Setup of run 1:
## mipse
module mipse(
input clk, rst_n,
input [32-1:0] instr,
input [32-1:0] readdata,
output reg [32-1:0] pc,
output [32-1:0] aluout,
output [32-1:0] writedata,
output memwrite);
clock: 10.0 ns
lec_check: 0
cap_margin: 20
core_margin: 2
core_utilization: 40
slew_margin: 20
run.sh (not shown) runs the stock make flow with config.mk's settings and CLKGATE_MAP_FILE=.
Here is what was changed in the inputs of run 2 compared with run 1.
diff --git a/flow/config.mk b/flow/config.mk
--- a/flow/config.mk
+++ b/flow/config.mk
@@ -8,4 +8,5 @@
 export CAP_MARGIN = 20
 export CORE_MARGIN = 2
-export CORE_UTILIZATION = 40
+export CORE_UTILIZATION = 58
+export CTS_CLUSTER_SIZE = 36
 export SLEW_MARGIN = 20
==> flow/constraint.sdc <==
create_clock -name core_clock -period 8.17 [get_ports {clk}]
set_input_delay 1.6340 -clock core_clock [delete_from_list [all_inputs] [get_ports {clk}]]
set_output_delay 1.6340 -clock core_clock [all_outputs]
set_load 0.01 [all_outputs]
==> comparison <==
Every stage of the flow completed for run 1, and the final layout passed the timing, design-rule and antenna checks. In run 2 the implementation ran to completion but is not tape-out ready, as the final checks report negative setup slack. Summary — actual slew at the worst max-slew pin, run 2 relative to run 1: higher, by 0.041 ns. Sort run 1 and run 2 by wire length the detailed router placed on met1, ascending, and run 2 comes first. In run 2 the count of clock-buffer cells in the layout turned out 14 lower than in run 1. [compare] base=run 1 new=run 2: wire length of the first global-routing pass went up; sequential share of layout area went down. Relative to run 1, filler cell count has decreased by 8624 in run 2. [compare] base=run 1 new=run 2: CTS sink count flat, area added between synthesis and finish up 4.6 points.
## Diff of input files: run 3 against run 2
diff --git a/flow/config.mk b/flow/config.mk
--- a/flow/config.mk
+++ b/flow/config.mk
@@ -9,4 +9,4 @@
 export CORE_MARGIN = 2
 export CORE_UTILIZATION = 58
-export CTS_CLUSTER_SIZE = 36
+export CTS_CLUSTER_SIZE = 37
 export SLEW_MARGIN = 20
==> flow/constraint.sdc <==
create_clock -name core_clock -period 8.13 [get_ports {clk}]
set_input_delay 1.6260 -clock core_clock [delete_from_list [all_inputs] [get_ports {clk}]]
set_output_delay 1.6260 -clock core_clock [all_outputs]
set_load 0.01 [all_outputs]
### Flow results
Run comparison: run 2 source of the critical timing path rtE[2]; run 3 source of the critical timing path rtE[1]. Sort run 2 and run 3 by accumulated negative setup slack asc -> top: run 2. Looking only at number of inserted diodes, and setting everything else aside, the higher value of run 2 and run 3 goes to run 3. Measured against each other, run 2 and run 3 differ in first-pass GRT wire length, the higher figure coming from run 3. From run 2 to run 3 the numbers moved as follows: maximum number of pins on one net before global-route repair went up by 57, utilization stayed essentially flat. As far as remaining design rule violation count goes, run 2 and run 3 are indistinguishable; the numbers are identical. The final report for run 3 shows a completed flow and a layout that fails verification, specifically negative setup slack. [compare] base=run 2 new=run 3: maximum frequency from static timing analysis now larger. Sequential share of layout area essentially unchanged between run 2 and run 3. Compared with run 2, run 3 shows post-detailed-routing wire length higher by about 2.2%.

* * *

Setup of build 23:
mipse again, from the RTL that the note above started with.
==> flow/design.v (excerpt) <==
module mipse(
input clk, rst_n,
input [32-1:0] instr,
input [32-1:0] readdata,
output reg [32-1:0] pc,
output [32-1:0] aluout,
output [32-1:0] writedata,
output memwrite);
clock: 9.9 ns
lec_check: 0
cap_margin: 20
core_margin: 2
core_utilization: 40
slew_margin: 20
Input-level comparison between build 82 and build 23:
Settings: CTS_CLUSTER_SIZE now 36, previously not set; CORE_UTILIZATION now 66, was 40; ABC_AREA now 0, previously not set; SETUP_SLACK_MARGIN now 1.44, previously not set; the clock period (ns, I/O delays scaled along) now 5.5, was 9.9.
Notes after the runs:
Build 82: it failed with a tool error in global routing (5_1_grt), so there are no final results.
NOTE number of clock buffers inserted by TritonCTS build 23->build 82 decreased by a little under 10%
Compared with build 23, in build 82 pre-CTS worst setup slack went down by 4060 ps, last weighted congestion value of the routability-driven placer went up by 9.7%.
Edits applied to the flow inputs when going from build 82 to build 30:
Settings: removing SETUP_SLACK_MARGIN (formerly 1.44); removing CTS_CLUSTER_SIZE (formerly 36); removing ABC_AREA (formerly 0); changing CORE_UTILIZATION from 66 to 58.
What the final checks of build 30 revealed, after a flow that finished every stage, was a layout that fails on negative setup slack.
Compare build 30 and build 82 | setup slack at placement lower: build 30
Build 30 against build 82: placed cell count now larger; post-cts hold buffer count saw little to no change; buffers inserted during post-CTS setup optimization dropped about 50%; HPWL reported at the end of detailed placement shrank by about 5%.
Reported for build 30 and build 82, fraction of registers with async set/reset turned out identical to the last digit.
Against build 82, clock buffer count from CTS in build 30 rose by a few percent.
Per the comparison of build 30 with build 82, core region area climbed about 14%; die area climbed 14%.
Input changes introduced in build 11 (baseline for comparison: build 30):
Settings: putting CELL_PAD_IN_SITES_DETAIL_PLACEMENT at 0 where nothing was set; putting CTS_CLUSTER_SIZE at 72 where nothing was set; putting CTS_CLUSTER_DIAMETER at 336 where nothing was set; putting TNS_END_PERCENT at 90 where nothing was set; swapping 58 for 72 in CORE_UTILIZATION; putting CORE_ASPECT_RATIO at 1.1 where nothing was set; putting ABC_AREA at 1 where nothing was set; putting CELL_PAD_IN_SITES_GLOBAL_PLACEMENT at 0 where nothing was set; putting SETUP_SLACK_MARGIN at 3.51 where nothing was set; putting PLACE_DENSITY at 0.36 where nothing was set; swapping 20 for 10 in SLEW_MARGIN; swapping 5.5 for 12.8 in the clock period (ns, I/O delays scaled along).
### Flow results
Build 11 never completed, since it errored out during global routing (5_1_grt).
Number of levels in the clock H-tree in build 11 vs build 30: down 3
Relative to build 30, placed cell count increased by 2579 in build 11.
In the flow results for build 30 and build 11, the overall die area is smaller on build 11.
### build 11 -> build 26
Settings: MIN_ROUTING_LAYER newly set to met2; CELL_PAD_IN_SITES_DETAIL_PLACEMENT changed from 0 to 2; CORE_ASPECT_RATIO removed (was 1.1); TNS_END_PERCENT changed from 90 to 55; PLACE_DENSITY removed (was 0.36); SLEW_MARGIN changed from 10 to 25; GPL_ROUTABILITY_DRIVEN newly set to 1; CTS_CLUSTER_DIAMETER changed from 336 to 25; CORE_UTILIZATION changed from 72 to 37; CELL_PAD_IN_SITES_GLOBAL_PLACEMENT changed from 0 to 1; ABC_AREA removed (was 1); CTS_CLUSTER_SIZE removed (was 72); GPL_TIMING_DRIVEN newly set to 0; SETUP_SLACK_MARGIN removed (was 3.51); the clock period (ns, I/O delays scaled along) changed from 12.8 to 10.0.
--- outcome ---
- The flow ended early for build 26: it failed with a tool error in global routing (5_1_grt).
- Number of cells produced by synthesis was lower in the run labelled build 26.
- From build 11 to build 26 the numbers moved as follows: post-synthesis area per instance now larger; chip area increased about 80%; standard cell core area has increased; area of placed instances increased by 1.4% relative to the old numbers.
- Summary of build 26 over build 11: number of cells in the yosys synthesis report lower, placed wire-length estimate higher.
- Relative to build 11, the number of H-tree levels of build 26 is higher by 4.

* * *

== 02-12 ==
The RTL this note starts from:
==> flow/design.v <==
module alu (
  input [32-1:0] a, b, 
  input [6-1:0] s,
  output [32-1:0] y,
  output zero );
  assign y = s==6'b100000 ? a+b:
	  s==6'b100010 ? a-b:
	  s==6'b100100 ? a & b:
	  s==6'b100101 ? a | b:
	  s==6'b100110 ? a ^ b:
	  s==6'b100111 ? ~ (a | b):
	  b;
  assign zero = (y == 32'b0);
endmodule
module rfile (
 input clk,
 input [5-1:0] a1, a2, a3,
 output [32-1:0] rd1, rd2,
 input [32-1:0] wd3,
 input we3);
	reg [32-1:0] rf[0:32-1];
	assign rd1 = |a1 == 0 ? 0 : rf[a1];
	assign rd2 = |a2 == 0 ? 0 : rf[a2];
	always @(negedge clk) 
		if(we3) rf[a3] <= wd3;
endmodule
module mipse(
input clk, rst_n,
input [32-1:0] instr,
input [32-1:0] readdata,
output reg [32-1:0] pc,
output [32-1:0] aluout,
output [32-1:0] writedata,
output memwrite);
reg [32-1:0] pcplus4D ;
wire [32-1:0] pcplus4F ;
wire [32-1:0] pcbranchD ;
reg [32-1:0] instrD ;
wire stall;
wire btakenD;
assign pcplus4F = pc + 4;
always @(posedge clk or negedge rst_n)
begin 
   if(!rst_n) instrD <= 0;
   else if(!stall) instrD <= instr;
end
always @(posedge clk or negedge rst_n)
begin 
   if(!rst_n) pcplus4D <= 0;
   else if(!stall) pcplus4D <= pcplus4F;
end
always @(posedge clk or negedge rst_n)
begin 
   if(!rst_n) pc <= 0;
   else if(!stall & btakenD)
     pc <= pcbranchD;
   else if(!stall)
     pc <= pcplus4F;
end
wire [5-1:0] rsD, rdD, rtD, cadrW;
wire [6-1:0] opcodeD;
wire [5-1:0] shamtD;
wire [6-1:0] funcD;
wire sw_opD, addi_opD, lw_opD, alu_opD;
wire lui_opD, ori_opD, beq_opD, bne_opD, branchD;
wire grade_opD;
wire regwriteD, memtoregD;
wire [6-1:0] alucomD;
wire [16-1:0] immD;
reg [5-1:0] writeregW;
wire [32-1:0] rd1D, rd2D, rd1fD, rd2fD;
wire memwriteD;
wire slti_opD;
reg [5-1:0] rsE, rtE, rdE;
wire [32-1:0] signimmD;
reg [32-1:0] signimmE, rd1E, rd2E;
wire [32-1:0] resultW;
reg [6-1:0] alucomE;
reg regwriteE, memtoregE, alusrcE, regdstE;
reg memtoregM;
reg memwriteE;
reg regwriteW;
reg [5-1:0] writeregM;
reg regwriteM;
reg [32-1:0] aluoutM;
wire mult_opD;
reg mult_opE;
wire [32-1:0] multoutE;
reg grade_opE;
wire [2:0] gradeoutE;
reg slti_opE;
wire [5-1:0] writeregE;
wire lwstall, branchstall;
assign {opcodeD, rsD, rtD, rdD, shamtD, funcD} = instrD;
assign immD = instrD[16-1:0];
assign sw_opD = (opcodeD == 6'b101011);
assign lw_opD = (opcodeD == 6'b100011);
assign alu_opD = (opcodeD == 6'b000000) & (
		(funcD[5:3] == 3'b100)|(funcD == 6'b011000) );
assign mult_opD = (opcodeD == 6'b000000) & (funcD == 6'b011000);
assign addi_opD = (opcodeD == 6'b001000);
assign ori_opD = (opcodeD == 6'b001101);
assign lui_opD = (opcodeD == 6'b001111);
assign grade_opD = (opcodeD == 6'b101100);
assign slti_opD = (opcodeD == 6'b001010);
assign beq_opD = (opcodeD == 6'b000100);
assign bne_opD = (opcodeD == 6'b000101);
assign branchD = beq_opD | bne_opD;
assign memwriteD = sw_opD | grade_opD;
rfile rfile_1(.clk(clk), .rd1(rd1D), .a1(rsD), .rd2(rd2D), .a2(rtD),
    .wd3(resultW), .a3(writeregW), .we3(regwriteW));
assign alucomD = (addi_opD|lw_opD|sw_opD|grade_opD) ?
		6'b100000: ori_opD ? 6'b100101:
		(lui_opD) ? 6'b000001: (slti_opD) ? 6'b100010: funcD;
assign regwriteD = lw_opD | alu_opD | lui_opD | addi_opD | ori_opD | slti_opD ;
assign memtoregD = lw_opD ;
assign lwstall = ( (rsD == rtE) | (rtD == rtE) ) & memtoregE ;
assign branchstall = (branchD & regwriteE & (writeregE == rsD | writeregE == rtD)) |
				(branchD & memtoregM & (writeregM == rsD | writeregM == rtD)) ;
assign stall = lwstall | branchstall;
assign rd1fD = (rsD !=0) & (rsD == writeregM) & regwriteM  ? aluoutM: rd1D ;
assign rd2fD = (rtD !=0) & (rtD == writeregM) & regwriteM  ? aluoutM: rd2D ;
assign btakenD = beq_opD & (rd1fD == rd2fD) | bne_opD & (rd1fD != rd2fD);
assign signimmD = ori_opD ?  {16'b0,immD} :
				lui_opD ? {immD, 16'b0} :
				{{16{immD[15]}},immD} ;
assign pcbranchD = pcplus4D + {signimmD[29:0],2'b00};
always @(posedge clk) begin
  if(!stall) begin
	slti_opE <= slti_opD;
	grade_opE <= grade_opD;
	mult_opE <= mult_opD;
	rd1E <= rd1fD;
	rd2E <= rd2fD;
	signimmE <= signimmD;
	alucomE <= alucomD;
	alusrcE <= ~alu_opD;
	regdstE <= alu_opD;  end
end
always @(posedge clk or negedge rst_n) begin
	if(!rst_n) begin
		rsE <= 0;
		rtE <= 0;
		rdE <= 0;
		memtoregE <= 0;
		regwriteE <= 0;
		memwriteE <= 0; end
	else if(stall) begin
		rsE <= 0;
		rtE <= 0;
		rdE <= 0;
		memtoregE <= 0;
		regwriteE <= 0;
		memwriteE <= 0; end
	else begin
		rsE <= rsD;
		rtE <= rtD;
		rdE <= rdD;
		memtoregE <= memtoregD;
		regwriteE <= regwriteD;
		memwriteE <= memwriteD; end
end
wire [32-1:0] srcaE, writedataE, srcbE, aluoutE;
reg [32-1:0] writedataM;
reg memwriteM;
assign srcaE = regwriteM & rsE!=0 & writeregM == rsE  ? aluoutM :
				regwriteW & rsE!=0 & writeregW == rsE ? resultW : rd1E;
assign writedataE = regwriteM & rtE!=0 & writeregM == rtE ? aluoutM :
				regwriteW & rtE!=0 & writeregW == rtE ? resultW : rd2E;
assign srcbE = alusrcE ? signimmE : writedataE;
assign writeregE = regdstE ? rdE: rtE;
assign multoutE = srcaE * srcbE;
assign gradeoutE =
	(writedataE >= 85) ? 5:
	(writedataE < 85 && writedataE >= 60) ? 4:
	(writedataE < 60 && writedataE >= 40) ? 3:
	(writedataE < 40 && writedataE >= 10) ? 2:
	1;
alu alu_1(.a(srcaE), .b(srcbE), .s(alucomE), .y(aluoutE));
always @(posedge clk) begin
	if(slti_opE) aluoutM <= {31'b0,aluoutE[31]};
	else if(mult_opE) aluoutM <= multoutE;
	else aluoutM <= aluoutE;
		memtoregM <= memtoregE;
	if(grade_opE) writedataM <= {{(32-3){1'b0}}, gradeoutE};
	else writedataM <= writedataE;
		writeregM <= writeregE;
end
always @(posedge clk or negedge rst_n) begin
	if(!rst_n) begin
		regwriteM <= 0;
		memwriteM <= 0; end
	else begin
		regwriteM <= regwriteE;
		memwriteM <= memwriteE; end
end
reg [32-1:0] readdataW, aluoutW;
reg memtoregW;
assign aluout = aluoutM;
assign writedata = writedataM;
assign memwrite = memwriteM;
always @(posedge clk) begin
	readdataW <= readdata;
	aluoutW <= aluoutM;
	memtoregW <= memtoregM;
	writeregW <= writeregM;
end
always @(posedge clk or negedge rst_n) begin
	if(!rst_n) 
		regwriteW <= 0;
	else 
		regwriteW <= regwriteM;
end
assign resultW = memtoregW ? readdataW: aluoutW;
endmodule
clock: 5.5 ns
lec_check: 0
abc_area: 0
cap_margin: 20
cell_pad_in_sites_detail_placement: 0
cell_pad_in_sites_global_placement: 0
core_aspect_ratio: 1.1
core_margin: 3
core_utilization: 61
cts_cluster_size: 26
slew_margin: 20
tns_end_percent: 90
Although it ran to completion, 02-12 produced a layout that fails the final checks because of setup timing.
## Diff of input files: 02-25 against 02-12
# 02-12
export LEC_CHECK = 0
export ABC_AREA = 0
export CAP_MARGIN = 20
export CELL_PAD_IN_SITES_DETAIL_PLACEMENT = 0
export CELL_PAD_IN_SITES_GLOBAL_PLACEMENT = 0
export CORE_ASPECT_RATIO = 1.1
export CORE_MARGIN = 3
export CORE_UTILIZATION = 61
export CTS_CLUSTER_SIZE = 26
export SLEW_MARGIN = 20
export TNS_END_PERCENT = 90
create_clock -name core_clock -period 5.5 [get_ports {clk}]
# 02-25
export LEC_CHECK = 0
export CAP_MARGIN = 20
export CORE_MARGIN = 2
export CORE_UTILIZATION = 28
export SLEW_MARGIN = 20
create_clock -name core_clock -period 9.9 [get_ports {clk}]
- 02-25: all stages complete, timing, DRC and antenna checks passed
- 02-12 → 02-25: fraction of area in clock buffers and inverters +0.94 points, final design area excluding fillers has decreased.
- Diff 02-12 -> 02-25: detailed route wirelength on metal2 moved down; routed wire length fell about 10%; met2 track utilization from global routing shrank by 41 points; count of buffers not belonging to the clock network in the layout dropped 54%.
- Summary — met3 wire length, 02-25 relative to 02-12: lower, by 19 mm.
- 02-25 vs. 02-12: standard-cell row count went up by 42%.
